### run.sh
#!/bin/bash
# the make line also repeats each setting of config.mk as NAME=value (left out here)
make -C /OpenROAD-flow-scripts/flow DESIGN_CONFIG=/design/flow/config.mk WORK_HOME=/design/flow/orfs CLKGATE_MAP_FILE= finish
### config.mk
export PLATFORM = sky130hd
export DESIGN_NAME = ks_add
export DESIGN_NICKNAME = ks_add
export VERILOG_FILES = /design/flow/design.v
export SDC_FILE = /design/flow/constraint.sdc
export NUM_CORES = 4
export LEC_CHECK = 0
export CAP_MARGIN = 20
export CORE_MARGIN = 2
export CORE_UTILIZATION = 25
export SLEW_MARGIN = 20
### constraint.sdc
create_clock -name core_clock -period 1.93 [get_ports {clk}]
set_input_delay 0.3860 -clock core_clock [delete_from_list [all_inputs] [get_ports {clk}]]
set_output_delay 0.3860 -clock core_clock [all_outputs]
set_load 0.01 [all_outputs]
### design.v
module pg_0 (
    input logic a,
    input logic b,
    output logic p,
    output logic g
);
assign p = a ^ b;
assign g = a & b;
endmodule
module pg_1plus (
    input logic pi_cur,
    input logic gi_cur,
    input logic pi_prev,
    input logic gi_prev,
    output logic pout,
    output logic gout
);
assign pout = pi_cur & pi_prev;
assign gout = gi_cur | (pi_cur & gi_prev);
endmodule
module ks_add #(
    parameter N = 64
)
(
    input  logic         clk,
    input  logic         rstn_,
    input  logic         en,
    input  logic [N-1:0] a,
    input  logic [N-1:0] b,
    output logic [N-1:0] out
);
    localparam int stages = $clog2(N) + 1;
    function automatic integer log2_arr(input integer x);
        integer k;
        begin
            log2_arr = 0;
            for (k = 1; k < 31; k = k + 1)
                if (x >= (1 << k)) log2_arr = k;
        end
    endfunction
    genvar i;
    generate
        for (i = 0; i < stages; i++) begin : gen_pg
            logic [(N-(2**(i-1)))-1:0] g_reg_array;
            logic [(N-(2**(i-1)))-1:0] p_reg_array;
            logic [(N-(2**(i-1)))-1:0] p_out_array;
            logic [(N-(2**(i-1)))-1:0] g_out_array;
        end
    endgenerate
    genvar j;
    generate
        for (j = 0; j < stages; j++) begin : reg_assign
            always_ff @( posedge clk ) begin
                if ( !rstn_ ) begin
                    gen_pg[j].g_reg_array <= 0;
                    gen_pg[j].p_reg_array <= 0;
                end
                else if ( en ) begin
                    gen_pg[j].g_reg_array <= gen_pg[j].g_out_array;
                    gen_pg[j].p_reg_array <= gen_pg[j].p_out_array;
                end
                else begin
                    gen_pg[j].g_reg_array <= gen_pg[j].g_reg_array;
                    gen_pg[j].p_reg_array <= gen_pg[j].p_reg_array;
                end
            end
        end
    endgenerate
    genvar step;
    generate 
        for (i = 0; i < N; i++) begin
            pg_0 step0(a[i], b[i], gen_pg[0].p_out_array[i], gen_pg[0].g_out_array[i]);
        end
        for (step = 1; step <= stages; step++) begin
            for (i = 0; i < N-2**(step-1); i++) begin 
                if (step == 1) begin
                    pg_1plus stepn(gen_pg[0].p_reg_array[i+1],  
                                 gen_pg[0].g_reg_array[i+1], 
                                 gen_pg[0].p_reg_array[i], 
                                 gen_pg[0].g_reg_array[i], 
                                 gen_pg[step].p_out_array[i], 
                                 gen_pg[step].g_out_array[i]);
                end
                if (step > 1) begin
                    if (i==0) begin
                        pg_1plus stepn(gen_pg[step-1].p_reg_array[i+2**(step-2)],  
                                 gen_pg[step-1].g_reg_array[i+2**(step-2)], 
                                 gen_pg[0].p_reg_array[0], 
                                 gen_pg[0].g_reg_array[0], 
                                 gen_pg[step].p_out_array[0], 
                                 gen_pg[step].g_out_array[0]);
                    end
                    else if (i < 2**(step-2)) begin 
                        pg_1plus stepn(gen_pg[step-1].p_reg_array[i+2**(step-2)],                                         
                                 gen_pg[step-1].g_reg_array[i+2**(step-2)],                                            
                                 gen_pg[log2_arr(i)+1].p_reg_array[i-2**(log2_arr(i))], 
                                 gen_pg[log2_arr(i)+1].g_reg_array[i-2**(log2_arr(i))],
                                 gen_pg[step].p_out_array[i], 
                                 gen_pg[step].g_out_array[i]);
                    end
                    else begin  
                        pg_1plus stepn(gen_pg[step-1].p_reg_array[i+2**(step-2)],  
                                 gen_pg[step-1].g_reg_array[i+2**(step-2)], 
                                 gen_pg[step-1].p_reg_array[i-2**(step-2)], 
                                 gen_pg[step-1].g_reg_array[i-2**(step-2)], 
                                 gen_pg[step].p_out_array[i], 
                                 gen_pg[step].g_out_array[i]);
                    end
                end
            end
        end
    endgenerate
    generate
        for (i = 0; i < N; i++) begin
            if ( i==0 ) begin
                assign out[0] = gen_pg[0].p_reg_array[0];
            end
            else if ( i==1 ) begin
                assign out[1] = gen_pg[0].p_reg_array[1] ^ gen_pg[0].g_reg_array[0];
            end
            else if (i <= N/2) begin  
                assign out[i] = (gen_pg[0].p_reg_array[i]) ^ (gen_pg[log2_arr(i-1)+1].g_reg_array[(i-1)-2**log2_arr(i-1)]); 
            end
            else begin
                assign out[i] = gen_pg[0].p_reg_array[i] ^ gen_pg[stages-1].g_reg_array[(i-1)-(N/2)]; 
            end
        end
    endgenerate
endmodule
==> results of run 1 <==
==> stage by stage <==
stage / std cells / power, W
after floorplan: 2999 / 0.0174
after global placement: 4589 / 0.0190
after detailed placement: 4589 / 0.0190
after CTS: 4729 / 0.0339
after global routing: 4729 / 0.0348
final: 4730 / 0.0335
==> area by class of cell <==
| class | instances | area [um2] |
|---|---|---|
| multi-input cells | 2085 | 13000 |
| clock inverters | 23 | 248 |
| fillers | 11600 | 76300 |
| clock buffers | 117 | 2320 |
| well taps | 1488 | 1860 |
| repair buffers | 321 | 3170 |
| flip-flops and latches | 695 | 14000 |
| diodes | 1 | 2.50 |
==> what timing repair did <==
action | CTS | global route
pin swaps | 2 | 0
endpoints found under the setup margin | 64 | 22
gates cloned | 0 | 0
gates resized | 187 | 27
hold buffers | 0 | 0
==> metal layers <==
metal / wire length, um / vias to the layer above / global-route usage
li1: - / 11000 / -
met1: 37600 / 10400 / 0.187
met2: 38000 / 455 / 0.228
met3: 3810 / 124 / 0.0225
met4: 3070 / 0 / 0.0560
met5: 0 / - / 0
==> notes.md, run 1 <==
flow finished, numbers: status=complete, no violations, Place WS=0.169 ns, overflow left after global routing=0, CTS tree=yes, Yosys top cell by area=dfxtp_1, vias in the first global route=21.3k, CP required=1.54 ns, hold endpoint=gen_pg[1].g_reg_array[28]$_SDFFE_PN0P_, # clock sinks=695, top-count cell post-synth=dfxtp_1, pwr dens=969 mW/mm2, Startpoint Class=flop, Top-area cell share=0.495, drt total wl=82.5 mm, FP Util=0.253, crit path capture=out[56], actual slew at the worst max-slew pin=0.717 ns, Slowest-stage cell, CP=dfxtp_2, Antenna Nets Post-Route=0, drt pass-1 iters=6, Pleak=12.5 nW, Post-synth ARST share=0, drt drc=0, Port Buffers=194, Seq pwr share=0.465, Arr. time, crit path=1.49 ns, Worst-path clk slew=0.06 ns, Commonest cells post-synth=dfxtp_1 (695), a21oi_1 (630), o21ai_0 (316), Vias=21.9k, mux share=0.0449, reg2reg end=gen_pg[6].g_reg_array[29]$_SDFFE_PN0P_, Core Area=0.111 mm2, P&R area growth vs syn=23.3%, RSZ-0062 raised after global routing=false, Crit. path cell count=2, final setup TNS=0 ns, MaxCap Viol Count=0, largest net degree at the start of global routing=119, CP endpoint kind=output port, Max-slew headroom=0.522, yosys stat area=0.0281 mm2, Pins Over Slew Limit=0, Die Wd=339 um, Hold Path Class=primary input to flop, Combinational Power=0.00299 W, Peak VDD IR=0.000665 V, row count=122, flip-flops with a built-in enable=0, combinational share of power=0.089, Synth flops=695, Die Area=0.115 mm2, worst-path cell chain=xor2_1, clkdlybuf4s15_2, Hold Violations, Final=0, final core occ=0.312, CP peak stage delay=0.41 ns, Clock power frac=0.446, XORs/XNORs by Area=0.0196, Vias/cell=4.64, kind of cell adding the most delay to the critical path=flip-flops, Pwr top=registers, worst setup margin=0.0519 ns, Reg2Reg Setup Slack=0.60 ns, fin crit share=0.973, Main area contributors=dfxtp_1 (50%), a21oi_1 (11%), a21boi_1 (6.3%), H-tree depth=3, GRT Total Usage=0.141, Clk power=0.0150 W, yosys simple share=0.130, cells in synth_stat.txt=2999, CP Class=flop to output port, R2R cell count=3, sequential power=0.0156 W, Synth cell types=17, placed cell area=0.0319 mm2, ao+oa area frac=0.236, first-pass GRT wire length=127 mm, Logic family by area=AND-OR/OR-AND gates, Cells after Synth=2999, hold slack=0.0864 ns, final setup vio count=0, synthesized area=0.0281 mm2, clock root cell=clkbuf_16, Syn Area/Cell=9.37 um2, DR WL/cell=17.4 um, Clock Tree Buf Depth=3, Pint=0.0253 W, Synthesis Warnings=1, adder share=0.0285, Net Sw Power=0.00827 W, FMAX=0.532 GHz, antenna violations before repair=2, tool warnings=35, Worst Setup SP=gen_pg[0].p_reg_array[56]$_SDFFE_PN0P_, fin area=0.0346 mm2, Initial DRC Count=1593, Hold Crit Start=rstn_, # Post-CTS Setup Buffers=0, Die Height=339 um, Final Skew=0.0276 ns, hpwl dp=60.0 mm, final net count=3376, TritonCTS Buffers=78, worst r2r src=gen_pg[5].g_reg_array[13]$_SDFFE_PN0P_, sw frac=0.247, Post-Syn Nets=3194, Top FF cell, synth=dfxtp_1, placer congestion estimate=0.837, IO Count=195, Synth Seq Share=0.495, worst-path fanout max=2, hold path cells=3, Latency at later pin=0.64 ns, Min Clock Period, post-route=1.88 ns, WP buf/inv=1
==> inputs of run 2 (changes only) <==
Settings changed: ABC_AREA from default to 1, CELL_PAD_IN_SITES_DETAIL_PLACEMENT from default to 1, CELL_PAD_IN_SITES_GLOBAL_PLACEMENT from default to 2, CORE_UTILIZATION 25 to 40, CTS_CLUSTER_SIZE from default to 20, MIN_ROUTING_LAYER from default to met2, PLACE_DENSITY from default to 0.67, SLEW_MARGIN 20 to 35.
Clock period 1.93 ns to 2.0 ns, I/O delays scaled along.
==> run 2 against run 1 <==
- cell count increased by 4.9%
- total power fell by 0.27%
- highest routed layer is now met5
- sequential power shrank 3%
- largest power group unchanged
- clock skew is 0.016 ns lower
==> notes.md, run 2 <==
flow finished, numbers: Pwr top=registers (unchanged), RSZ-0062 raised after global routing=false (unchanged), WP buf/inv=1 (unchanged), Top-area cell share=0.487 (was 0.495), Cells after Synth=3807 (was 2999), Final Skew=0.0116 ns (was 0.0276 ns), CP required=1.60 ns (was 1.54 ns), Post-synth ARST share=0 (unchanged), Seq pwr share=0.455 (was 0.465), sw frac=0.269 (was 0.247), largest net degree at the start of global routing=128 (was 119), Hold Path Class=primary input to flop (unchanged), mux share=0 (was 0.0449), Clk power=0.0151 W (was 0.0150 W), CP Class=flop to output port (unchanged), Latency at later pin=0.64 ns (about the same), FP Util=0.402 (was 0.253), Post-Syn Nets=4002 (was 3194), CP endpoint kind=output port (unchanged), Vias/cell=7.37 (was 4.64), Vias=36.6k (was 21.9k), hold buffer count at CTS=0 (unchanged), Main area contributors=dfxtp_1 (49%), nand2_1 (11%), a21oi_1 (10%) (was dfxtp_1 (50%), a21oi_1 (11%), a21boi_1 (6.3%)), drt total wl=106 mm (was 82.5 mm), H-tree depth=3 (unchanged), worst r2r src=gen_pg[5].g_reg_array[1]$_SDFFE_PN0P_ (was gen_pg[5].g_reg_array[13]$_SDFFE_PN0P_), hold endpoint=gen_pg[5].p_reg_array[45]$_SDFFE_PN0P_ (was gen_pg[1].g_reg_array[28]$_SDFFE_PN0P_), Min Clock Period, post-route=1.93 ns, first-pass GRT wire length=162 mm (was 127 mm), sequential power=0.0152 W (was 0.0156 W), Pins Over Slew Limit=0 (unchanged), Hold Violations, Final=0 (unchanged), overflow left after global routing=0 (unchanged), # Post-CTS Setup Buffers=0 (unchanged), clock root cell=clkbuf_16 (unchanged), Slowest-stage cell, CP=dfxtp_1 (was dfxtp_2), Combinational Power=0.00315 W (was 0.00299 W), drt pass-1 iters=8 (was 6), Die Area=0.0736 mm2 (was 0.115 mm2), final setup TNS=0 ns (unchanged), yosys stat area=0.0286 mm2 (was 0.0281 mm2), Top FF cell, synth=dfxtp_1 (unchanged), hold path cells=3 (unchanged), TritonCTS Buffers=79 (was 78), met1 Resource Use GR=0 (was 0.187), CP peak stage delay=0.39 ns (was 0.41 ns), CTS tree=yes (unchanged), tool warnings=31 (was 35), Reg2Reg Setup Slack=0.68 ns (was 0.60 ns), crit path capture=out[32] (was out[56]), fin crit share=0.964 (was 0.973), Pint=0.0244 W (was 0.0253 W), Place WS=0.00433 ns (was 0.169 ns), worst setup margin=0.0711 ns (was 0.0519 ns), Crit. path cell count=2 (unchanged), Core Area=0.0711 mm2 (was 0.111 mm2), R2R cell count=2 (was 3), MaxCap Viol Count=0 (unchanged), hpwl dp=72.7 mm (was 60.0 mm), cells in synth_stat.txt=3807 (was 2999), Peak VDD IR=0.000584 V (was 0.000665 V), status=complete, no violations (unchanged), reg2reg end=gen_pg[5].g_reg_array[1]$_SDFFE_PN0P_ (was gen_pg[6].g_reg_array[29]$_SDFFE_PN0P_), actual slew at the worst max-slew pin=0.656 ns (was 0.717 ns), Die Height=271 um (was 339 um), kind of cell adding the most delay to the critical path=flip-flops (unchanged), adder share=0.0280 (was 0.0285), # clock sinks=695 (unchanged), drt drc=0 (unchanged), Clock Tree Buf Depth=3 (unchanged), combinational share of power=0.094 (was 0.089), synthesized area=0.0286 mm2 (was 0.0281 mm2), Die Wd=271 um (was 339 um), met3 Use GR=0.543 (was 0.0225), Max-slew headroom=0.558 (was 0.522), placer congestion estimate=0.886 (was 0.837), Synth flops=695 (unchanged), IO Count=195 (unchanged), XORs/XNORs by Area=0.0190 (was 0.0196), Yosys top cell by area=dfxtp_1 (unchanged), DR WL/cell=21.4 um (was 17.4 um), final setup vio count=0 (unchanged), Net Sw Power=0.00901 W (was 0.00827 W), final core occ=0.483 (was 0.312), worst-path fanout max=2 (unchanged), Clock power frac=0.451 (was 0.446), yosys simple share=0.230 (was 0.130), FMAX=0.518 GHz, Synthesis Warnings=1 (unchanged), Pleak=13.6 nW (was 12.5 nW), ao+oa area frac=0.157 (was 0.236), Synth cell types=19 (was 17), Resize count post-CTS=173 (was 187), Port Buffers=194 (unchanged), Startpoint Class=flop (unchanged), flip-flops with a built-in enable=0 (unchanged), worst-path cell chain=xor2_1, dlygate4sd2_1 (was xor2_1, clkdlybuf4s15_2), Worst Setup SP=gen_pg[5].g_reg_array[15]$_SDFFE_PN0P_ (was gen_pg[0].p_reg_array[56]$_SDFFE_PN0P_), P&R area growth vs syn=20.2% (was 23.3%), Synth Seq Share=0.487 (was 0.495), Logic family by area=simple AND/OR/NAND/NOR gates (was AND-OR/OR-AND gates), Hold Crit Start=en (was rstn_), met2 Usage GRT=0.528 (was 0.228), Worst-path clk slew=0.06 ns (about the same), Syn Area/Cell=7.51 um2 (was 9.37 um2), antenna violations before repair=0 (was 2), row count=98 (was 122), Arr. time, crit path=1.53 ns (was 1.49 ns), final net count=4144 (was 3376), Most Crowded Layer GR=met3 (was met2), Initial DRC Count=5443 (was 1593), Commonest cells post-synth=nand2_1 (848), dfxtp_1 (695), a21oi_1 (590) (was dfxtp_1 (695), a21oi_1 (630), o21ai_0 (316)), top-count cell post-synth=nand2_1 (was dfxtp_1), pwr dens=974 mW/mm2 (was 969 mW/mm2), GRT Total Usage=0.424 (was 0.141), Antenna Nets Post-Route=0 (unchanged), vias in the first global route=40.7k (was 21.3k)
[run 2: metal layers]
| metal | up-vias | routed length, um |
|---|---|---|
| met1 | 12700 | 0 |
| met3 | 845 | 42000 |
| met2 | 10300 | 55300 |
| met4 | 25 | 7970 |
| met5 | - | 1020 |
| li1 | 12700 | - |
[run 2: metrics by stage]
| stage | cell area [um2] | cells | hold slack [ns] | total power [W] |
|---|---|---|---|---|
| after floorplan | 28600 | 3807 | 0.429 | 0.0170 |
| final | 34400 | 4962 | 0.138 | 0.0335 |
| after global placement | 31700 | 4818 | 0.448 | 0.0186 |
| after CTS | 34300 | 4957 | 0.127 | 0.0333 |
| after detailed placement | 31700 | 4818 | 0.454 | 0.0187 |
| after global routing | 34400 | 4957 | 0.150 | 0.0345 |
[run 2: layout make-up]
type	instances	area, um2
diodes	5	12.5
clock buffers	115	2400
clock inverters	24	206
fillers	8700	36800
inverters	216	835
multi-input cells	2649	12400
flip-flops and latches	695	14100
well taps	950	1190
repair buffers	308	3230
==> inputs of run 3 (changes only) <==
Settings changed: CAP_MARGIN 20 to 30, CELL_PAD_IN_SITES_DETAIL_PLACEMENT 1 to default, CELL_PAD_IN_SITES_GLOBAL_PLACEMENT 2 to default, CORE_ASPECT_RATIO from default to 1.95, CORE_UTILIZATION 40 to 36, CTS_CLUSTER_SIZE 20 to default, GPL_ROUTABILITY_DRIVEN from default to 1, GPL_TIMING_DRIVEN from default to 0, MAX_ROUTING_LAYER from default to met4, MIN_ROUTING_LAYER met2 to default, PLACE_DENSITY 0.67 to default, PLACE_DENSITY_LB_ADDON from default to 0.05, SLEW_MARGIN 35 to 20, TNS_END_PERCENT from default to 80.
==> run 3 against run 2 <==
- now fails the layout checks on negative setup slack
- total power down 3.2%
- first-iteration DRC count down 63%
- synthesized cell count unchanged
- synthesized area unchanged
- final area up 1.3%
- fmax down 5.6%
- via count down 26%
- largest cell class unchanged
==> notes.md, run 3 <==
flow finished, numbers: Vias/cell=5.23 (was 7.37), placed cell area=0.0318 mm2 (was 0.0317 mm2), overflow left after global routing=0 (unchanged), MaxCap Viol Count=0 (unchanged), IO Count=195 (unchanged), CP required=2.50 ns (was 1.60 ns), row count=144 (was 98), combinational share of power=0.110 (was 0.094), Peak VDD IR=0.000601 V (was 0.000584 V), Top-area cell share=0.487 (unchanged), yosys stat area=0.0286 mm2 (unchanged), Main area contributors=dfxtp_1 (49%), nand2_1 (11%), a21oi_1 (10%) (unchanged), CTS tree=yes (unchanged), worst-path cell chain=clkdlybuf4s50_1, inv_2, clkbuf_2, buf_1, a21oi_1 (was xor2_1, dlygate4sd2_1), CP endpoint kind=flop (was output port), Cells after Synth=3807 (unchanged), mux share=0 (unchanged), Yosys top cell by area=dfxtp_1 (unchanged), actual slew at the worst max-slew pin=1.04 ns (was 0.656 ns), WP buf/inv=4 (was 1), Initial DRC Count=1998 (was 5443), Vias=27.1k (was 36.6k), RSZ-0062 raised after global routing=true (was false), Synth cell types=19 (unchanged), Place WS=-0.999 ns (was 0.00433 ns), CP peak stage delay=0.74 ns (was 0.39 ns), Die Area=0.0818 mm2 (was 0.0736 mm2), crit path capture=gen_pg[5].p_reg_array[26]$_SDFFE_PN0P_ (was out[32]), hold buffer count at CTS=0 (unchanged), CP Class=primary input to flop (was flop to output port), first-pass GRT wire length=195 mm (was 162 mm), clock root cell=clkbuf_16 (unchanged), XORs/XNORs by Area=0.0190 (unchanged), Die Height=397 um (was 271 um), Min Clock Period, post-route=2.04 ns (was 1.93 ns), hold endpoint=gen_pg[1].g_reg_array[25]$_SDFFE_PN0P_ (was gen_pg[5].p_reg_array[45]$_SDFFE_PN0P_), Combinational Power=0.00358 W (was 0.00315 W), largest net degree at the start of global routing=16 (was 128), final net count=4298 (was 4144), Port Buffers=193 (was 194), vias in the first global route=27.2k (was 40.7k), total chip power=0.0324 W (was 0.0335 W), pwr dens=930 mW/mm2 (was 974 mW/mm2), H-tree depth=3 (unchanged), Post-Syn Nets=4002 (unchanged), drt total wl=138 mm (was 106 mm), Worst-path clk slew=0.06 ns (about the same), Clk power=0.0135 W (was 0.0151 W), adder share=0.0280 (unchanged), reg2reg end=gen_pg[1].g_reg_array[3]$_SDFFE_PN0P_ (was gen_pg[5].g_reg_array[1]$_SDFFE_PN0P_), kind of cell adding the most delay to the critical path=buffers and inverters (was flip-flops), Net Sw Power=0.00909 W (was 0.00901 W), Commonest cells post-synth=nand2_1 (848), dfxtp_1 (695), a21oi_1 (590) (unchanged), synthesized area=0.0286 mm2 (unchanged), worst-path fanout max=10 (was 2), Synth Seq Share=0.487 (unchanged), Pint=0.0233 W (was 0.0244 W), drt pass-1 iters=6 (was 8), yosys simple share=0.230 (unchanged), Synth flops=695 (unchanged), hold path cells=2 (was 3), sw frac=0.281 (was 0.269), Post-synth ARST share=0 (unchanged), Startpoint Class=primary input (was flop), cells in synth_stat.txt=3807 (unchanged), antenna violations before repair=4 (was 0), Pwr top=registers (unchanged), Hold Crit Start=gen_pg[0].g_reg_array[25]$_SDFFE_PN0P_ (was en), FP Util=0.363 (was 0.402), DR WL/cell=26.6 um (was 21.4 um), Reg2Reg Setup Slack=0.85 ns (was 0.68 ns), fin crit share=1.02 (was 0.964), TritonCTS Buffers=69 (was 79), Pins Over Slew Limit=0 (unchanged), final setup TNS=-0.359 ns (was 0 ns), Seq pwr share=0.473 (was 0.455), Clock power frac=0.416 (was 0.451), final setup vio count=19 (was 0), Crit. path cell count=5 (was 2), GRT Total Usage=0.349 (was 0.424), Arr. time, crit path=2.54 ns (was 1.53 ns), Syn Area/Cell=7.51 um2 (unchanged), sequential power=0.0153 W (was 0.0152 W), Clock Tree Buf Depth=3 (unchanged), Logic family by area=simple AND/OR/NAND/NOR gates (unchanged), worst setup margin=-0.0431 ns (was 0.0711 ns), Core Area=0.0787 mm2 (was 0.0711 mm2), tool warnings=27 (was 31), Synthesis Warnings=1 (unchanged), ao+oa area frac=0.157 (unchanged), Slowest-stage cell, CP=buf_1 (was dfxtp_1), drt drc=0 (unchanged), P&R area growth vs syn=21.8% (was 20.2%), status=finished with violations (was complete, no violations), worst r2r src=gen_pg[1].g_reg_array[3]$_SDFFE_PN0P_ (was gen_pg[5].g_reg_array[1]$_SDFFE_PN0P_), Die Wd=206 um (was 271 um), Hold Path Class=flop to flop (was primary input to flop), Max-slew headroom=0.305 (was 0.558), hpwl dp=109 mm (was 72.7 mm), final core occ=0.442 (was 0.483), placer congestion estimate=0.996 (was 0.886), Latency at later pin=0.66 ns (was 0.64 ns), Antenna Nets Post-Route=0 (unchanged), fin area=0.0348 mm2 (was 0.0344 mm2), Final Skew=0.0219 ns (was 0.0116 ns), Worst Setup SP=rstn_ (was gen_pg[5].g_reg_array[15]$_SDFFE_PN0P_), FMAX=0.489 GHz (was 0.518 GHz), Pleak=13.7 nW (was 13.6 nW), Top FF cell, synth=dfxtp_1 (unchanged), top-count cell post-synth=nand2_1 (unchanged), SO Viols=negative setup slack, Hold Violations, Final=0 (unchanged), flip-flops with a built-in enable=0 (unchanged), R2R cell count=2 (unchanged), # clock sinks=695 (unchanged)
run 3: repair_timing:
action | 4_1_cts | 5_1_grt
setup buffers | 29 | 0
gates resized | 297 | 8
pin swaps | 7 | 0
endpoints found under the setup margin | 139 | 16
hold endpoints to repair | 0 | 0
run 3: area by class of cell:
class,count,area [um2]
Clock inverter,20,230
Multi-Input combinational cell,2649,12700
Timing Repair Buffer,226,2130
Tap cell,1022,1280
Antenna cell,3,7.51
Clock buffer,98,2000
Inverter,216,813
Sequential cell,695,14200
Fill cell,8388,43900
Buffer,246,1440
run 3: through the flow:
stage | hold slack (ns) | std cells
3_3_place_gp | 0.442 | 5022
2_1_floorplan | 0.429 | 3807
4_1_cts | 0.419 | 5172
6_report | 0.453 | 5175
5_1_grt | 0.476 | 5174
3_5_place_dp | 0.450 | 5026
run 3: metal layers:
| layer | share of wire | up-vias | GRT usage |
|---|---|---|---|
| li1 | - | 13100 | - |
| met1 | 0.39 | 12800 | 0.385 |
| met2 | 0.49 | 941 | 0.585 |
| met3 | 0.045 | 326 | 0.0426 |
| met4 | 0.076 | 0 | 0.232 |
| met5 | 0 | - | - |
==> inputs of run 4 (changes only) <==
Settings changed: CAP_MARGIN 30 to 15, CORE_ASPECT_RATIO 1.95 to 1.35, CORE_UTILIZATION 36 to 23, GPL_ROUTABILITY_DRIVEN 1 to default, GPL_TIMING_DRIVEN 0 to default, HOLD_SLACK_MARGIN from default to 0.11, MAX_ROUTING_LAYER met4 to default, MIN_ROUTING_LAYER from default to met2, PLACE_DENSITY_LB_ADDON 0.05 to 0.15, TNS_END_PERCENT 80 to 90.
Clock period 2.0 ns to 1.57 ns, I/O delays scaled along.
==> run 4 against run 3 <==
- still fails the layout checks on negative setup slack
- largest power group unchanged
- non-clock buffer count rose by 27
- cell count grew 12%
- clock power increased by 38%
- via count up 37%
- synthesized area unchanged
- first-iteration DRC count increased by 140%
- hold slack worse by 0.29 ns
- synthesized cell count is the same
- sequential power is 26% higher
==> notes.md, run 4 <==
flow finished, numbers: Vias/cell=6.40 (was 5.23), synthesized area=0.0286 mm2 (unchanged), antenna violations before repair=0 (was 4), cells in synth_stat.txt=3807 (unchanged), Die Height=414 um (was 397 um), WP buf/inv=1 (was 4), CP required=1.26 ns (was 2.50 ns), Hold Crit Start=en (was gen_pg[0].g_reg_array[25]$_SDFFE_PN0P_), worst-path fanout max=2 (was 10), Latency at later pin=0.68 ns (was 0.66 ns), R2R cell count=4 (was 2), drt drc=0 (unchanged), placer congestion estimate=0.850 (was 0.996), sequential power=0.0193 W (was 0.0153 W), FMAX=0.515 GHz, tool warnings=29 (was 27), Synth flops=695 (unchanged), final setup vio count=63 (was 19), Hold Path Class=primary input to flop (was flop to flop), Final Skew=0.0312 ns (was 0.0219 ns), Synth cell types=19 (unchanged), hold endpoint=gen_pg[1].p_reg_array[15]$_SDFFE_PN0P_ (was gen_pg[1].g_reg_array[25]$_SDFFE_PN0P_), Pint=0.0309 W (was 0.0233 W), FP Util=0.231 (was 0.363), worst setup margin=-0.371 ns (was -0.0431 ns), Arr. time, crit path=1.63 ns (was 2.54 ns), worst-path cell chain=xor2_4, buf_6 (was clkdlybuf4s50_1, inv_2, clkbuf_2, buf_1, a21oi_1), Post-Syn Nets=4002 (unchanged), Die Wd=307 um (was 206 um), crit path capture=out[27] (was gen_pg[5].p_reg_array[26]$_SDFFE_PN0P_), yosys stat area=0.0286 mm2 (unchanged), top-count cell post-synth=nand2_1 (unchanged), CP Class=flop to output port (was primary input to flop), sw frac=0.282 (was 0.281), SO Viols=negative setup slack (unchanged), ao+oa area frac=0.157 (unchanged), mux share=0 (unchanged), Core Area=0.123 mm2 (was 0.0787 mm2), reg2reg end=gen_pg[6].g_reg_array[15]$_SDFFE_PN0P_ (was gen_pg[1].g_reg_array[3]$_SDFFE_PN0P_), Top-area cell share=0.487 (unchanged), kind of cell adding the most delay to the critical path=flip-flops (was buffers and inverters), Cells after Synth=3807 (unchanged), CP endpoint kind=output port (was flop), hpwl dp=83.9 mm (was 109 mm), placed cell area=0.0340 mm2 (was 0.0318 mm2), Port Buffers=194 (was 193), Worst Setup SP=gen_pg[5].g_reg_array[10]$_SDFFE_PN0P_ (was rstn_), largest net degree at the start of global routing=81 (was 16), CP peak stage delay=0.40 ns (was 0.74 ns), Pleak=14.5 nW (was 13.7 nW), Top FF cell, synth=dfxtp_1 (unchanged), clock root cell=clkbuf_16 (unchanged), actual slew at the worst max-slew pin=0.560 ns (was 1.04 ns), Crit. path cell count=2 (was 5), placed cells=5652 (was 5026), Synth Seq Share=0.487 (unchanged), Startpoint Class=flop (was primary input), Syn Area/Cell=7.51 um2 (unchanged), Worst-path clk slew=0.06 ns (about the same), pwr dens=1160 mW/mm2 (was 930 mW/mm2), Main area contributors=dfxtp_1 (49%), nand2_1 (11%), a21oi_1 (10%) (unchanged), vias in the first global route=41.2k (was 27.2k), Die Area=0.127 mm2 (was 0.0818 mm2), Min Clock Period, post-route=1.94 ns, Combinational Power=0.00515 W (was 0.00358 W), DR WL/cell=20.6 um (was 26.6 um), Slowest-stage cell, CP=dfxtp_4 (was buf_1), Max-slew headroom=0.626 (was 0.305), fin area=0.0371 mm2 (was 0.0348 mm2), final net count=4331 (was 4298), Peak VDD IR=0.000813 V (was 0.000601 V), Reg2Reg Setup Slack=0.26 ns (was 0.85 ns), Hold Violations, Final=0 (unchanged), drt total wl=120 mm (was 138 mm), IO Count=195 (unchanged), fin crit share=1.24 (was 1.02), H-tree depth=3 (unchanged), MaxCap Viol Count=0 (unchanged), Yosys top cell by area=dfxtp_1 (unchanged), flip-flops with a built-in enable=0 (unchanged), combinational share of power=0.120 (was 0.110), worst r2r src=gen_pg[4].g_reg_array[7]$_SDFFE_PN0P_ (was gen_pg[1].g_reg_array[3]$_SDFFE_PN0P_), overflow left after global routing=0 (unchanged), adder share=0.0280 (unchanged), yosys simple share=0.230 (unchanged), first-pass GRT wire length=176 mm (was 195 mm), final core occ=0.300 (was 0.442), Clk power=0.0186 W (was 0.0135 W), Pwr top=registers (unchanged), # clock sinks=695 (unchanged), fin cells=5797 (was 5175), Seq pwr share=0.449 (was 0.473), status=finished with violations (unchanged), Post-synth ARST share=0 (unchanged), hold path cells=4 (was 2), Synthesis Warnings=1 (unchanged), P&R area growth vs syn=29.7% (was 21.8%), Commonest cells post-synth=nand2_1 (848), dfxtp_1 (695), a21oi_1 (590) (unchanged), CTS tree=yes (unchanged), Net Sw Power=0.0122 W (was 0.00909 W), Pins Over Slew Limit=0 (unchanged), XORs/XNORs by Area=0.0190 (unchanged), Place WS=-0.273 ns (was -0.999 ns), Logic family by area=simple AND/OR/NAND/NOR gates (unchanged), drt pass-1 iters=9 (was 6), Clock Tree Buf Depth=3 (unchanged), Initial DRC Count=4766 (was 1998), Vias=37.1k (was 27.1k), Antenna Nets Post-Route=0 (unchanged), TritonCTS Buffers=75 (was 69), row count=150 (was 144), RSZ-0062 raised after global routing=true (unchanged), Clock power frac=0.432 (was 0.416), GRT Total Usage=0.281 (was 0.349)
## run 4: metrics by stage
step | setup TNS, ns | total power [W] | hold slack (ns)
2_1_floorplan | 0 | 0.0217 | 0.429
3_3_place_gp | -2.94 | 0.0246 | 0.437
3_5_place_dp | -2.74 | 0.0246 | 0.442
4_1_cts | -8.94 | 0.0428 | 0.125
5_1_grt | -9.20 | 0.0445 | 0.175
6_report | -7.21 | 0.0431 | 0.163
## run 4: layer usage
layer  share of wire  track usage  vias up
met5           0.010       0.0877        -
met4           0.060       0.0557       34
met3            0.43        0.389      602
met2            0.50        0.324    10400
met1               0            -    13100
li1                -            -    13000
## run 4: area by class of cell
class,instances,area (um2)
Sequential cell,695,14200
Timing Repair Buffer,499,4670
Clock inverter,20,184
Clock buffer,115,2270
Tap cell,1596,2000
Antenna cell,7,17.5
Fill cell,13500,86400
Inverter,216,835
Multi-Input combinational cell,2649,12900
## run 4: timing repair
action	4_1_cts	5_1_grt
endpoints found under the setup margin	64	63
resized	463	50
hold buffers	1	0
gates cloned	0	0
pin swaps	41	32
buffers inserted	1	1
hold endpoints to repair	11	0
==> inputs of run 5 (changes only) <==
Settings changed: ABC_AREA 1 to default, CAP_MARGIN 15 to 20, CORE_ASPECT_RATIO 1.35 to default, CORE_UTILIZATION 23 to 72, HOLD_SLACK_MARGIN 0.11 to default, MIN_ROUTING_LAYER met2 to default, PLACE_DENSITY from default to 0.95, PLACE_DENSITY_LB_ADDON 0.15 to default, SETUP_SLACK_MARGIN from default to -0.03, TNS_END_PERCENT 90 to 5.
Clock period 1.57 ns to 0.449 ns, I/O delays scaled along.
==> run 5 against run 4 <==
- the run now fails in 5_1_grt
- synthesized area is 1.7% lower
- synthesized cell count is 21% lower
- die size is 68% lower
==> notes.md, run 5 <==
run metrics: ao+oa area frac=0.236 (was 0.157), placed cells=3790 (was 5652), TritonCTS Buffers=67 (was 75), placer congestion estimate=0.959 (was 0.850), Commonest cells post-synth=dfxtp_1 (695), a21oi_1 (630), o21ai_0 (316) (was nand2_1 (848), dfxtp_1 (695), a21oi_1 (590)), cells in synth_stat.txt=2999 (was 3807), # clock sinks=695 (unchanged), Die Area=0.0406 mm2 (was 0.127 mm2), Logic family by area=AND-OR/OR-AND gates (was simple AND/OR/NAND/NOR gates), adder share=0.0285 (was 0.0280), Top FF cell, synth=dfxtp_1 (unchanged), Synth Seq Share=0.495 (was 0.487), Clock Tree Buf Depth=3 (unchanged), mux share=0.0449 (was 0), Cells after Synth=2999 (was 3807), Port Buffers=194 (unchanged), GRT Total Usage=0.843, hpwl dp=63.3 mm (was 83.9 mm), Synthesis Warnings=1 (unchanged), Synth flops=695 (unchanged), FP Util=0.728 (was 0.231), overflow left after global routing=767, Core Area=0.0386 mm2 (was 0.123 mm2), XORs/XNORs by Area=0.0196 (was 0.0190), status=did not finish (was finished with violations), row count=72 (was 150), H-tree depth=3 (unchanged), flip-flops with a built-in enable=0 (unchanged), stop err=[ERROR GRT-0116] Global routing finished with congestion. Check the congestion regions in the DRC Viewer., Die Height=202 um (was 414 um), Syn Area/Cell=9.37 um2 (was 7.51 um2), Post-Syn Nets=3194 (was 4002), yosys stat area=0.0281 mm2 (was 0.0286 mm2), Die Wd=202 um (was 307 um), Yosys top cell by area=dfxtp_1 (unchanged), IO Count=195 (unchanged), stopping stage=5_1_grt, Synth cell types=17 (was 19), yosys simple share=0.130 (was 0.230), synthesized area=0.0281 mm2 (was 0.0286 mm2), Main area contributors=dfxtp_1 (50%), a21oi_1 (11%), a21boi_1 (6.3%) (was dfxtp_1 (49%), nand2_1 (11%), a21oi_1 (10%)), Post-synth ARST share=0 (unchanged), Top-area cell share=0.495 (was 0.487), top-count cell post-synth=dfxtp_1 (was nand2_1), clock root cell=clkbuf_16 (unchanged)
[run 5: per-layer routing]
metal,track usage,overflow
met3,0.712,9
met4,0.894,252
met1,0.817,5
met5,0.348,4
met2,1.00,497
[run 5: timing repair]
action	4_1_cts
hold endpoints to repair	2
cloned	0
endpoints found under the setup margin	759
resized	791
pin swaps	117
buffers inserted	19
[run 5: through the flow]
stage / util / hold slack (ns) / power, W / area (um2) / setup slack (ns)
after detailed placement: 0.831 / 0.461 / 0.0828 / 32100 / -0.977
after floorplan: - / 0.279 / 0.0748 / 28100 / -0.475
after global placement: 0.831 / 0.452 / 0.0817 / 32100 / -0.947
after CTS: 0.932 / -0.146 / 0.146 / 35900 / -0.991
==> inputs of run 6 (changes only) <==
Settings changed: CORE_UTILIZATION 72 to 71, HOLD_SLACK_MARGIN from default to -0.09, MAX_ROUTING_LAYER from default to met4, PLACE_DENSITY 0.95 to default, SETUP_SLACK_MARGIN -0.03 to 0.35, TNS_END_PERCENT 5 to default.
Clock period 0.449 ns to 1.23 ns, I/O delays scaled along.
==> run 6 against run 5 <==
- the run again fails in 5_1_grt
- synthesized cell count unchanged
- die size up 1.4%
- synthesized area unchanged
==> notes.md, run 6 <==
run metrics: status=did not finish (unchanged), stopping stage=5_1_grt (unchanged), Post-Syn Nets=3194 (unchanged), mux share=0.0449 (unchanged), Post-synth ARST share=0 (unchanged), # clock sinks=695 (unchanged), ao+oa area frac=0.236 (unchanged), Top FF cell, synth=dfxtp_1 (unchanged), Clock Tree Buf Depth=3 (unchanged), Yosys top cell by area=dfxtp_1 (unchanged), Synthesis Warnings=1 (unchanged), hold buffer count at CTS=0, placed cells=3752 (was 3790), Synth flops=695 (unchanged), IO Count=195 (unchanged), Top-area cell share=0.495 (unchanged), synthesized area=0.0281 mm2 (unchanged), Commonest cells post-synth=dfxtp_1 (695), a21oi_1 (630), o21ai_0 (316) (unchanged), Cells after Synth=2999 (unchanged), cells in synth_stat.txt=2999 (unchanged), yosys simple share=0.130 (unchanged), Synth cell types=17 (unchanged), flip-flops with a built-in enable=0 (unchanged), Die Wd=203 um (was 202 um), placer congestion estimate=0.965 (was 0.959), TritonCTS Buffers=70 (was 67), Synth Seq Share=0.495 (unchanged), H-tree depth=3 (unchanged), Logic family by area=AND-OR/OR-AND gates (unchanged), XORs/XNORs by Area=0.0196 (unchanged), row count=72 (unchanged), Port Buffers=194 (unchanged), Main area contributors=dfxtp_1 (50%), a21oi_1 (11%), a21boi_1 (6.3%) (unchanged), Syn Area/Cell=9.37 um2 (unchanged), Die Area=0.0412 mm2 (was 0.0406 mm2), Die Height=203 um (was 202 um), adder share=0.0285 (unchanged), Core Area=0.0388 mm2 (was 0.0386 mm2), FP Util=0.723 (was 0.728), hpwl dp=59.7 mm (was 63.3 mm), top-count cell post-synth=dfxtp_1 (unchanged), yosys stat area=0.0281 mm2 (unchanged), clock root cell=clkbuf_16 (unchanged)
[run 6: timing repair]
| action | 4_1_cts |
|---|---|
| pin swaps | 83 |
| setup endpoints to repair | 151 |
| gates resized | 622 |
| setup buffers | 11 |
[run 6: through the flow]
step	TNS, ns	area [um2]	worst slack (ns)
floorplan	0	28200	0.150
global placement	-12.14	31800	-0.425
detailed placement	-19.10	31800	-0.421
CTS	-18.54	34900	-0.382
==> inputs of run 7 (changes only) <==
Settings changed: CAP_MARGIN 20 to 0, CORE_UTILIZATION 71 to 66, HOLD_SLACK_MARGIN -0.09 to default, MAX_ROUTING_LAYER met4 to default, SETUP_SLACK_MARGIN 0.35 to -0.03, SLEW_MARGIN 20 to 40.
Clock period 1.23 ns to 0.425 ns, I/O delays scaled along.
==> run 7 against run 6 <==
- die size increased by 7.4%
- synthesized cell count unchanged
- synthesized area unchanged
- the run again fails in 5_1_grt
==> notes.md, run 7 <==
run metrics: clock root cell=clkbuf_16 (unchanged), cells in synth_stat.txt=2999 (unchanged), FP Util=0.670 (was 0.723), IO Count=195 (unchanged), row count=75 (was 72), Synthesis Warnings=1 (unchanged), Syn Area/Cell=9.37 um2 (unchanged), yosys simple share=0.130 (unchanged), Die Wd=210 um (was 203 um), TritonCTS Buffers=70 (unchanged), XORs/XNORs by Area=0.0196 (unchanged), stop err=[ERROR DPL-0038] Utilization greater than 100%, impossible to legalize, Synth Seq Share=0.495 (unchanged), Yosys top cell by area=dfxtp_1 (unchanged), Cells after Synth=2999 (unchanged), Die Area=0.0442 mm2 (was 0.0412 mm2), adder share=0.0285 (unchanged), Commonest cells post-synth=dfxtp_1 (695), a21oi_1 (630), o21ai_0 (316) (unchanged), Top FF cell, synth=dfxtp_1 (unchanged), flip-flops with a built-in enable=0 (unchanged), Synth flops=695 (unchanged), top-count cell post-synth=dfxtp_1 (unchanged), Place WS=-1.04 ns (was -0.421 ns), status=did not finish (unchanged), ao+oa area frac=0.236 (unchanged), Logic family by area=AND-OR/OR-AND gates (unchanged), Post-Syn Nets=3194 (unchanged), stopping stage=5_1_grt (unchanged), synthesized area=0.0281 mm2 (unchanged), Synth cell types=17 (unchanged), Main area contributors=dfxtp_1 (50%), a21oi_1 (11%), a21boi_1 (6.3%) (unchanged), placer congestion estimate=0.924 (was 0.965), Clock Tree Buf Depth=3 (unchanged), Die Height=210 um (was 203 um), H-tree depth=3 (unchanged), Core Area=0.0419 mm2 (was 0.0388 mm2), hpwl dp=60.2 mm (was 59.7 mm), Top-area cell share=0.495 (unchanged), mux share=0.0449 (unchanged), # clock sinks=695 (unchanged), placed cell area=0.0325 mm2 (was 0.0318 mm2), yosys stat area=0.0281 mm2 (unchanged), Port Buffers=194 (unchanged), Post-synth ARST share=0 (unchanged)
[run 7: repair_timing]
item / 4_1_cts
pin swaps: 275
endpoints found under the setup margin: 759
buffers inserted: 28
endpoints found under the hold margin: 55
resized: 1134
[run 7: stage by stage]
stage / hold WS, ns / cells / util
floorplan: 0.274 / 2999 / -
global placement: 0.413 / 3871 / 0.775
detailed placement: 0.417 / 3871 / 0.775
CTS: -0.194 / 3982 / 0.887
==> inputs of run 8 (changes only) <==
Settings changed: CAP_MARGIN 0 to 20, CORE_UTILIZATION 66 to 70, CTS_CLUSTER_DIAMETER from default to 358, CTS_CLUSTER_SIZE from default to 31, SETUP_SLACK_MARGIN -0.03 to -0.08, SLEW_MARGIN 40 to 20.
Clock period 0.425 ns to 1.07 ns, I/O delays scaled along.
==> run 8 against run 7 <==
- the layout now fails its checks (negative setup slack)
- die size down 5.6%
- synthesized cell count unchanged
- synthesized area unchanged
==> notes.md, run 8 <==
flow finished, numbers: Initial DRC Count=2498, SO Viols=negative setup slack, Post-Syn Nets=3194 (unchanged), Top-area cell share=0.495 (unchanged), CTS tree=yes, Hold Path Class=primary input to flop, combinational share of power=0.134, fin crit share=1.49, synthesized area=0.0281 mm2 (unchanged), Vias/cell=6.23, kind of cell adding the most delay to the critical path=flip-flops, Clock power frac=0.265, adder share=0.0285 (unchanged), Place WS=-0.497 ns (was -1.04 ns), H-tree depth=1 (was 3), Syn Area/Cell=9.37 um2 (unchanged), Hold Violations, Final=0, yosys stat area=0.0281 mm2 (unchanged), CP peak stage delay=0.45 ns, IO Count=195 (unchanged), sequential power=0.0280 W, sw frac=0.257, status=finished with violations (was did not finish), Worst-path clk slew=0.12 ns, Synth cell types=17 (unchanged), # clock sinks=695 (unchanged), worst-path fanout max=2, RSZ-0062 raised after global routing=true, final setup TNS=-28.08 ns, FP Util=0.709 (was 0.670), final setup vio count=76, Combinational Area=0.0131 mm2, flip-flops with a built-in enable=0 (unchanged), cells in synth_stat.txt=2999 (unchanged), Top FF cell, synth=dfxtp_1 (unchanged), CP Class=flop to output port, row count=73 (was 75), pwr dens=1420 mW/mm2, hpwl dp=59.7 mm (was 60.2 mm), Latency at later pin=0.61 ns, tool warnings=30, FMAX=0.625 GHz, Pleak=12.4 nW, yosys simple share=0.130 (unchanged), P&R area growth vs syn=16.9%, Vias=23.7k, clock root cell=clkbuf_16 (unchanged), Cells after Synth=2999 (unchanged), reg2reg end=gen_pg[5].g_reg_array[1]$_SDFFE_PN0P_, drt pass-1 iters=7, Combinational Power=0.00623 W, Startpoint Class=flop, Crit. path cell count=2, final net count=3480, Die Area=0.0417 mm2 (was 0.0442 mm2), hold endpoint=gen_pg[6].g_reg_array[13]$_SDFFE_PN0P_, Seq pwr share=0.602, R2R cell count=4, worst r2r src=gen_pg[1].g_reg_array[0]$_SDFFE_PN0P_, Synth Seq Share=0.495 (unchanged), Clock Tree Buf Depth=3 (unchanged), first-pass GRT wire length=124 mm, Net Sw Power=0.0120 W, Die Height=204 um (was 210 um), Slowest-stage cell, CP=dfxtp_4, WP buf/inv=1, actual slew at the worst max-slew pin=0.406 ns, Peak VDD IR=0.00111 V, vias in the first global route=22.3k, Max-slew headroom=0.728, Synthesis Warnings=1 (unchanged), Yosys top cell by area=dfxtp_1 (unchanged), crit path capture=out[22], Hold Crit Start=rstn_, FILL cells=2464, Worst Setup SP=gen_pg[5].g_reg_array[5]$_SDFFE_PN0P_, worst-path cell chain=xor2_1, buf_2, Antenna Nets Post-Route=0, antenna violations before repair=0, hold path cells=4, Core Area=0.0396 mm2 (was 0.0419 mm2), top-count cell post-synth=dfxtp_1 (unchanged), drt total wl=81.3 mm, DR WL/cell=21.3 um, Synth flops=695 (unchanged), CP required=0.86 ns, n_diodes=0, GRT Total Usage=0.376, Port Buffers=194 (unchanged), MaxCap Viol Count=0, Logic family by area=AND-OR/OR-AND gates (unchanged), Final Skew=0.0193 ns, Main area contributors=dfxtp_1 (50%), a21oi_1 (11%), a21boi_1 (6.3%) (unchanged), Flop area=0.0141 mm2, drt drc=0, XORs/XNORs by Area=0.0196 (unchanged), Clk power=0.0123 W, Die Wd=204 um (was 210 um), Commonest cells post-synth=dfxtp_1 (695), a21oi_1 (630), o21ai_0 (316) (unchanged), Pwr top=registers, Arr. time, crit path=1.38 ns, Reg2Reg Setup Slack=-0.06 ns, placer congestion estimate=0.930 (was 0.924), Pint=0.0346 W, overflow left after global routing=0, largest net degree at the start of global routing=71, Min Clock Period, post-route=1.60 ns, mux share=0.0449 (unchanged), TritonCTS Buffers=26 (was 70), Pins Over Slew Limit=0, ao+oa area frac=0.236 (unchanged), Post-synth ARST share=0 (unchanged), CP endpoint kind=output port, worst setup margin=-0.529 ns
-- run 8: what timing repair did --
| item | in CTS | in global routing |
|---|---|---|
| pin swaps | 36 | 25 |
| buffers inserted | 10 | 5 |
| gates cloned | 0 | 0 |
| endpoints found under the hold margin | 6 | 0 |
| hold buffers | 1 | 0 |
| setup endpoints to repair | 76 | 73 |
| gates resized | 401 | 33 |
-- run 8: layout make-up --
type,instances,area share
clock inverters,1,0.000610
clock buffers,27,0.0206
multi-input cells,2085,0.399
flip-flops and latches,695,0.430
repair buffers,477,0.129
well taps,525,0.0200
-- run 8: metrics by stage --
step | hold WS [ns] | area, um2 | std cells | total power, W | utilization
3_5_place_dp | 0.461 | 31900 | 3770 | 0.0347 | 0.805
6_report | 0.0552 | 32800 | 3810 | 0.0466 | 0.828
5_1_grt | 0.0618 | 32800 | 3810 | 0.0480 | 0.828
2_1_floorplan | 0.403 | 28100 | 2999 | 0.0314 | -
3_3_place_gp | 0.451 | 31900 | 3770 | 0.0345 | 0.805
4_1_cts | 0.00623 | 32700 | 3809 | 0.0464 | 0.825
-- run 8: per-layer routing --
metal,GRT usage,wire length (um)
met1,0.535,35000
met2,0.577,36000
met3,0.0781,7960
met4,0.112,2350
met5,0,0
==> inputs of run 9 (changes only) <==
Settings changed: ABC_AREA from default to 1, CAP_MARGIN 20 to 10, CORE_ASPECT_RATIO from default to 0.76, CORE_UTILIZATION 70 to 36, CTS_CLUSTER_DIAMETER 358 to default, CTS_CLUSTER_SIZE 31 to default, GPL_ROUTABILITY_DRIVEN from default to 1, GPL_TIMING_DRIVEN from default to 0, MAX_ROUTING_LAYER from default to met4, PLACE_DENSITY_LB_ADDON from default to 0.04, SETUP_SLACK_MARGIN -0.08 to default.
Clock period 1.07 ns to 2.0 ns, I/O delays scaled along.
==> run 9 against run 8 <==
- still fails the layout checks on negative setup slack
- synthesized area is 1.8% higher
- sequential power is 45% lower
- global-route usage is 3.1 points lower
- synthesized cell count is 27% higher
- utilization is 39 points lower
- final area is 6.3% higher
- via count is 18% higher
- sequential share of layout area is 2.1 points lower
- register-to-register slack better by 0.94 ns
- critical path type unchanged
- largest power group unchanged
- highest routed layer unchanged
==> notes.md, run 9 <==
flow finished, numbers: status=finished with violations (unchanged), SO Viols=negative setup slack (unchanged), Clk power=0.0141 W (was 0.0123 W), final net count=4278 (was 3480), Final Skew=0.0266 ns (was 0.0193 ns), flip-flops with a built-in enable=0 (unchanged), FP Util=0.362 (was 0.709), sw frac=0.282 (was 0.257), first-pass GRT wire length=195 mm (was 124 mm), Port Buffers=193 (was 194), kind of cell adding the most delay to the critical path=flip-flops (unchanged), ao+oa area frac=0.157 (was 0.236), vias in the first global route=25.9k (was 22.3k), row count=90 (was 73), CTS tree=yes (unchanged), mux share=0 (was 0.0449), Pins Over Slew Limit=0 (unchanged), cells in synth_stat.txt=3807 (was 2999), Synthesis Warnings=1 (unchanged), worst setup margin=-0.00704 ns (was -0.529 ns), CP required=1.60 ns (was 0.86 ns), Synth cell types=19 (was 17), Vias/cell=5.39 (was 6.23), RSZ-0062 raised after global routing=false (was true), Seq pwr share=0.469 (was 0.602), clock root cell=clkbuf_16 (unchanged), tool warnings=26 (was 30), Top-area cell share=0.487 (was 0.495), Post-synth ARST share=0 (unchanged), Commonest cells post-synth=nand2_1 (848), dfxtp_1 (695), a21oi_1 (590) (was dfxtp_1 (695), a21oi_1 (630), o21ai_0 (316)), H-tree depth=3 (was 1), final setup vio count=1 (was 76), CP Class=flop to output port (unchanged), combinational share of power=0.106 (was 0.134), Net Sw Power=0.00932 W (was 0.0120 W), Die Area=0.0817 mm2 (was 0.0417 mm2), MaxCap Viol Count=0 (unchanged), reg2reg end=gen_pg[4].g_reg_array[33]$_SDFFE_PN0P_ (was gen_pg[5].g_reg_array[1]$_SDFFE_PN0P_), Latency at later pin=0.64 ns (was 0.61 ns), hold slack=0.454 ns (was 0.0552 ns), R2R cell count=2 (was 4), Combinational Power=0.00351 W (was 0.00623 W), worst-path cell chain=xor2_2, dlygate4sd2_1 (was xor2_1, buf_2), Crit. path cell count=2 (unchanged), Clock power frac=0.425 (was 0.265), Worst-path clk slew=0.06 ns (was 0.12 ns), Top FF cell, synth=dfxtp_1 (unchanged), worst r2r src=gen_pg[3].p_reg_array[37]$_SDFFE_PN0P_ (was gen_pg[1].g_reg_array[0]$_SDFFE_PN0P_), IO Count=195 (unchanged), Hold Violations, Final=0 (unchanged), Core Area=0.0789 mm2 (was 0.0396 mm2), Hold Crit Start=gen_pg[5].p_reg_array[19]$_SDFFE_PN0P_ (was rstn_), met2 Usage GRT=0.434 (was 0.577), Logic family by area=simple AND/OR/NAND/NOR gates (was AND-OR/OR-AND gates), Clock Tree Buf Depth=3 (unchanged), Yosys top cell by area=dfxtp_1 (unchanged), P&R area growth vs syn=22.1% (was 16.9%), DR WL/cell=26.9 um (was 21.3 um), Startpoint Class=flop (unchanged), Peak VDD IR=0.000614 V (was 0.00111 V), Slowest-stage cell, CP=dfxtp_4 (unchanged), TritonCTS Buffers=75 (was 26), overflow left after global routing=0 (unchanged), Synth flops=695 (unchanged), synthesized area=0.0286 mm2 (was 0.0281 mm2), fin crit share=1.00 (was 1.49), FILL cells=8342 (was 2464), Min Clock Period, post-route=2.01 ns, crit path capture=out[34] (was out[22]), Most Crowded Layer GR=met1 (was met2), FMAX=0.498 GHz, Syn Area/Cell=7.51 um2 (was 9.37 um2), Arr. time, crit path=1.61 ns (was 1.38 ns), Post-Syn Nets=4002 (was 3194), placed cells=5058 (was 3770), fin cells=5194 (was 3810), Pint=0.0238 W (was 0.0346 W), Worst Setup SP=gen_pg[6].g_reg_array[1]$_SDFFE_PN0P_ (was gen_pg[5].g_reg_array[5]$_SDFFE_PN0P_), GRT Total Usage=0.345 (was 0.376), largest net degree at the start of global routing=14 (was 71), adder share=0.0280 (was 0.0285), placer congestion estimate=1.02 (was 0.930), hpwl dp=108 mm (was 59.7 mm), met1 Resource Use GR=0.538 (was 0.535), drt drc=0 (unchanged), Antenna Nets Post-Route=0 (unchanged), top-count cell post-synth=nand2_1 (was dfxtp_1), drt pass-1 iters=5 (was 7), Die Height=250 um (was 204 um), Main area contributors=dfxtp_1 (49%), nand2_1 (11%), a21oi_1 (10%) (was dfxtp_1 (50%), a21oi_1 (11%), a21boi_1 (6.3%)), CP endpoint kind=output port (unchanged), CP peak stage delay=0.45 ns (about the same), WP buf/inv=1 (unchanged), pwr dens=948 mW/mm2 (was 1420 mW/mm2), Pleak=13.7 nW (was 12.4 nW), actual slew at the worst max-slew pin=1.25 ns (was 0.406 ns), Max-slew headroom=0.166 (was 0.728), Initial DRC Count=3423 (was 2498), hold endpoint=gen_pg[6].g_reg_array[3]$_SDFFE_PN0P_ (was gen_pg[6].g_reg_array[13]$_SDFFE_PN0P_), drt total wl=140 mm (was 81.3 mm), Cells after Synth=3807 (was 2999), Pwr top=registers (unchanged), worst-path fanout max=2 (unchanged), Vias=28.0k (was 23.7k), Reg2Reg Setup Slack=0.88 ns (was -0.06 ns), Hold Path Class=flop to flop (was primary input to flop), hold buffer count at CTS=0 (was 1), met3 Use GR=0.0778 (was 0.0781), # clock sinks=695 (unchanged), yosys simple share=0.230 (was 0.130), yosys stat area=0.0286 mm2 (was 0.0281 mm2), Die Wd=327 um (was 204 um), XORs/XNORs by Area=0.0190 (was 0.0196), hold path cells=2 (was 4), sequential power=0.0155 W (was 0.0280 W), Synth Seq Share=0.487 (was 0.495), antenna violations before repair=6 (was 0)
[run 9: through the flow]
step           instance area (um2)  TNS (ns)  worst slack [ns]  power, W  utilization
6_report                     34900  -0.00704          -0.00704    0.0331        0.442
5_1_grt                      34900         0          0.000865    0.0341        0.442
4_1_cts                      34800         0           0.00115    0.0330        0.441
3_5_place_dp                 31800   -284.46             -1.23    0.0192        0.403
3_3_place_gp                 31800   -299.72             -1.21    0.0192        0.403
2_1_floorplan                28600         0             0.695    0.0170            -
[run 9: timing repair]
item,4_1_cts,5_1_grt
setup buffers,6,1
setup endpoints to repair,225,99
pin swaps,3,0
resized,315,26
[run 9: cell type report]
| class | instances | area, um2 | area share |
|---|---|---|---|
| diodes | 1 | 2.50 | 0.0000717 |
| repair buffers | 200 | 1910 | 0.0547 |
| clock buffers | 113 | 2250 | 0.0646 |
| well taps | 1058 | 1320 | 0.0379 |
| clock inverters | 16 | 136 | 0.00391 |
| plain buffers | 246 | 1450 | 0.0417 |
| flip-flops and latches | 695 | 14300 | 0.409 |
| inverters | 216 | 813 | 0.0233 |
| multi-input cells | 2649 | 12700 | 0.365 |
[run 9: routing by layer]
| layer | part of all wire | up-vias | wire length, um |
|---|---|---|---|
| li1 | - | 13000 | - |
| met1 | 0.49 | 13500 | 68800 |
| met2 | 0.37 | 1337 | 52300 |
| met3 | 0.11 | 183 | 15100 |
| met4 | 0.024 | 0 | 3360 |
| met5 | 0 | - | 0 |
==> inputs of run 10 (changes only) <==
Settings changed: ABC_AREA 1 to default, CAP_MARGIN 10 to 20, CORE_ASPECT_RATIO 0.76 to default, CORE_UTILIZATION 36 to 71, CTS_CLUSTER_DIAMETER from default to 29, CTS_CLUSTER_SIZE from default to 31, GPL_ROUTABILITY_DRIVEN 1 to default, GPL_TIMING_DRIVEN 0 to default, MAX_ROUTING_LAYER met4 to default, PLACE_DENSITY_LB_ADDON 0.04 to default, SETUP_SLACK_MARGIN from default to 0.46.
Clock period 2.0 ns to 1.56 ns, I/O delays scaled along.
==> run 10 against run 9 <==
- the layout still fails its checks (negative setup slack)
- global-route usage is 15 points higher
- combinational power grew 34%
- wire length decreased by 19%
- clock-buffer cell count rose by 37
- critical endpoint is now out[27]
- largest cell class unchanged
- highest routed layer is now met5
==> notes.md, run 10 <==
flow finished, numbers: Vias/cell=7.08 (was 5.39), Post-Syn Nets=3194 (was 4002), Peak VDD IR=0.00101 V (was 0.000614 V), Post-synth ARST share=0 (unchanged), worst-path fanout max=2 (unchanged), Place WS=-0.139 ns (was -1.23 ns), Pwr top=clock (was registers), fin area=0.0362 mm2 (was 0.0349 mm2), hpwl dp=58.7 mm (was 108 mm), SO Viols=negative setup slack (unchanged), Cells after Synth=2999 (was 3807), TritonCTS Buffers=118 (was 75), FP Util=0.723 (was 0.362), final core occ=0.931 (was 0.442), Latency at later pin=0.68 ns (was 0.64 ns), antenna violations before repair=9 (was 6), combinational share of power=0.091 (was 0.106), drt drc=0 (unchanged), clock root cell=clkbuf_16 (unchanged), Hold Path Class=primary input to flop (was flop to flop), Combinational Area=0.0133 mm2 (was 0.0127 mm2), largest net degree at the start of global routing=87 (was 14), Crit. path cell count=2 (unchanged), Slowest-stage cell, CP=dfxtp_4 (unchanged), placer congestion estimate=0.922 (was 1.02), Pins Over Slew Limit=0 (unchanged), tool warnings=31 (was 26), Final Skew=0.0342 ns (was 0.0266 ns), R2R cell count=3 (was 2), Port Buffers=194 (was 193), worst-path cell chain=xor2_4, buf_6 (was xor2_2, dlygate4sd2_1), Top-area cell share=0.495 (was 0.487), RSZ-0062 raised after global routing=true (was false), MaxCap Viol Count=0 (unchanged), yosys simple share=0.130 (was 0.230), Clock Tree Buf Depth=3 (unchanged), hold slack=0.0189 ns (was 0.454 ns), XORs/XNORs by Area=0.0196 (was 0.0190), actual slew at the worst max-slew pin=0.637 ns (was 1.25 ns), Core Area=0.0388 mm2 (was 0.0789 mm2), Synthesis Warnings=1 (unchanged), reg2reg end=gen_pg[6].g_reg_array[21]$_SDFFE_PN0P_ (was gen_pg[4].g_reg_array[33]$_SDFFE_PN0P_), Antenna Nets Post-Route=0 (unchanged), IO Count=195 (unchanged), worst r2r src=gen_pg[5].g_reg_array[5]$_SDFFE_PN0P_ (was gen_pg[3].p_reg_array[37]$_SDFFE_PN0P_), final setup vio count=63 (was 1), drt pass-1 iters=9 (was 5), sequential power=0.0194 W (was 0.0155 W), Min Clock Period, post-route=1.79 ns, Synth cell types=17 (was 19), CP required=1.25 ns (was 1.60 ns), Flop area=0.0141 mm2 (was 0.0143 mm2), flip-flops with a built-in enable=0 (unchanged), Logic family by area=AND-OR/OR-AND gates (was simple AND/OR/NAND/NOR gates), vias in the first global route=26.9k (was 25.9k), Clk power=0.0274 W (was 0.0141 W), Syn Area/Cell=9.37 um2 (was 7.51 um2), Top FF cell, synth=dfxtp_1 (unchanged), Max-slew headroom=0.575 (was 0.166), row count=72 (was 90), fin crit share=1.15 (was 1.00), hold path cells=2 (unchanged), overflow left after global routing=0 (unchanged), cells in synth_stat.txt=2999 (was 3807), Main area contributors=dfxtp_1 (50%), a21oi_1 (11%), a21boi_1 (6.3%) (was dfxtp_1 (49%), nand2_1 (11%), a21oi_1 (10%)), DR WL/cell=28.5 um (was 26.9 um), Startpoint Class=flop (unchanged), hold buffer count at CTS=0 (unchanged), Commonest cells post-synth=dfxtp_1 (695), a21oi_1 (630), o21ai_0 (316) (was nand2_1 (848), dfxtp_1 (695), a21oi_1 (590)), Net Sw Power=0.0132 W (was 0.00932 W), crit path capture=out[27] (was out[34]), # clock sinks=695 (unchanged), hold endpoint=gen_pg[3].g_reg_array[19]$_SDFFE_PN0P_ (was gen_pg[6].g_reg_array[3]$_SDFFE_PN0P_), final net count=3528 (was 4278), Die Area=0.0412 mm2 (was 0.0817 mm2), CP peak stage delay=0.45 ns (about the same), kind of cell adding the most delay to the critical path=flip-flops (unchanged), worst setup margin=-0.229 ns (was -0.00704 ns), WP buf/inv=1 (unchanged), Die Height=203 um (was 250 um), pwr dens=1420 mW/mm2 (was 948 mW/mm2), GRT Total Usage=0.497 (was 0.345), Clock power frac=0.532 (was 0.425), synthesized area=0.0281 mm2 (was 0.0286 mm2), Pleak=13.9 nW (was 13.7 nW), Synth Seq Share=0.495 (was 0.487), Hold Crit Start=en (was gen_pg[5].p_reg_array[19]$_SDFFE_PN0P_), Reg2Reg Setup Slack=0.29 ns (was 0.88 ns), Vias=28.0k (about the same), mux share=0.0449 (was 0), FMAX=0.559 GHz, first-pass GRT wire length=157 mm (was 195 mm), sw frac=0.256 (was 0.282), top-count cell post-synth=dfxtp_1 (was nand2_1), Die Wd=203 um (was 327 um), Worst Setup SP=gen_pg[5].g_reg_array[10]$_SDFFE_PN0P_ (was gen_pg[6].g_reg_array[1]$_SDFFE_PN0P_), adder share=0.0285 (was 0.0280), CP endpoint kind=output port (unchanged), Pint=0.0384 W (was 0.0238 W), Seq pwr share=0.377 (was 0.469), ao+oa area frac=0.236 (was 0.157), drt total wl=113 mm (was 140 mm), Synth flops=695 (unchanged), P&R area growth vs syn=28.8% (was 22.1%), Yosys top cell by area=dfxtp_1 (unchanged), H-tree depth=3 (unchanged), Combinational Power=0.00471 W (was 0.00351 W), FILL cells=1346 (was 8342), status=finished with violations (unchanged), CP Class=flop to output port (unchanged), Initial DRC Count=5269 (was 3423), yosys stat area=0.0281 mm2 (was 0.0286 mm2), Hold Violations, Final=0 (unchanged), placed cell area=0.0313 mm2 (was 0.0318 mm2), CTS tree=yes (unchanged), Worst-path clk slew=0.05 ns (was 0.06 ns), Arr. time, crit path=1.48 ns (was 1.61 ns)
run 10: timing repair:
action                     in CTS  in global routing
pin swaps                      45                 42
setup buffers                  16                 17
resized                       445                 55
setup endpoints to repair      87                 84
run 10: cell type report:
| cell class | count | area share |
|---|---|---|
| clock buffers | 150 | 0.0914 |
| multi-input cells | 2085 | 0.369 |
| diodes | 7 | 0.000484 |
| repair buffers | 433 | 0.106 |
| clock inverters | 67 | 0.0240 |
| well taps | 518 | 0.0179 |
| flip-flops and latches | 695 | 0.391 |
run 10: through the flow:
stage | TNS, ns | power (W) | std cells
after floorplan | 0 | 0.0215 | 2999
after global placement | -0.416 | 0.0235 | 3698
after detailed placement | -0.486 | 0.0236 | 3698
after CTS | -5.16 | 0.0504 | 3931
after global routing | -7.54 | 0.0522 | 3950
final | -7.01 | 0.0515 | 3955
run 10: metal layers:
metal	global-route usage	wire length [um]
met1	0.599	38000
met5	0	91
met3	0.178	16400
met4	0.291	9170
met2	0.767	49000
No activity file was given, so power comes from the tool's default toggle rates.
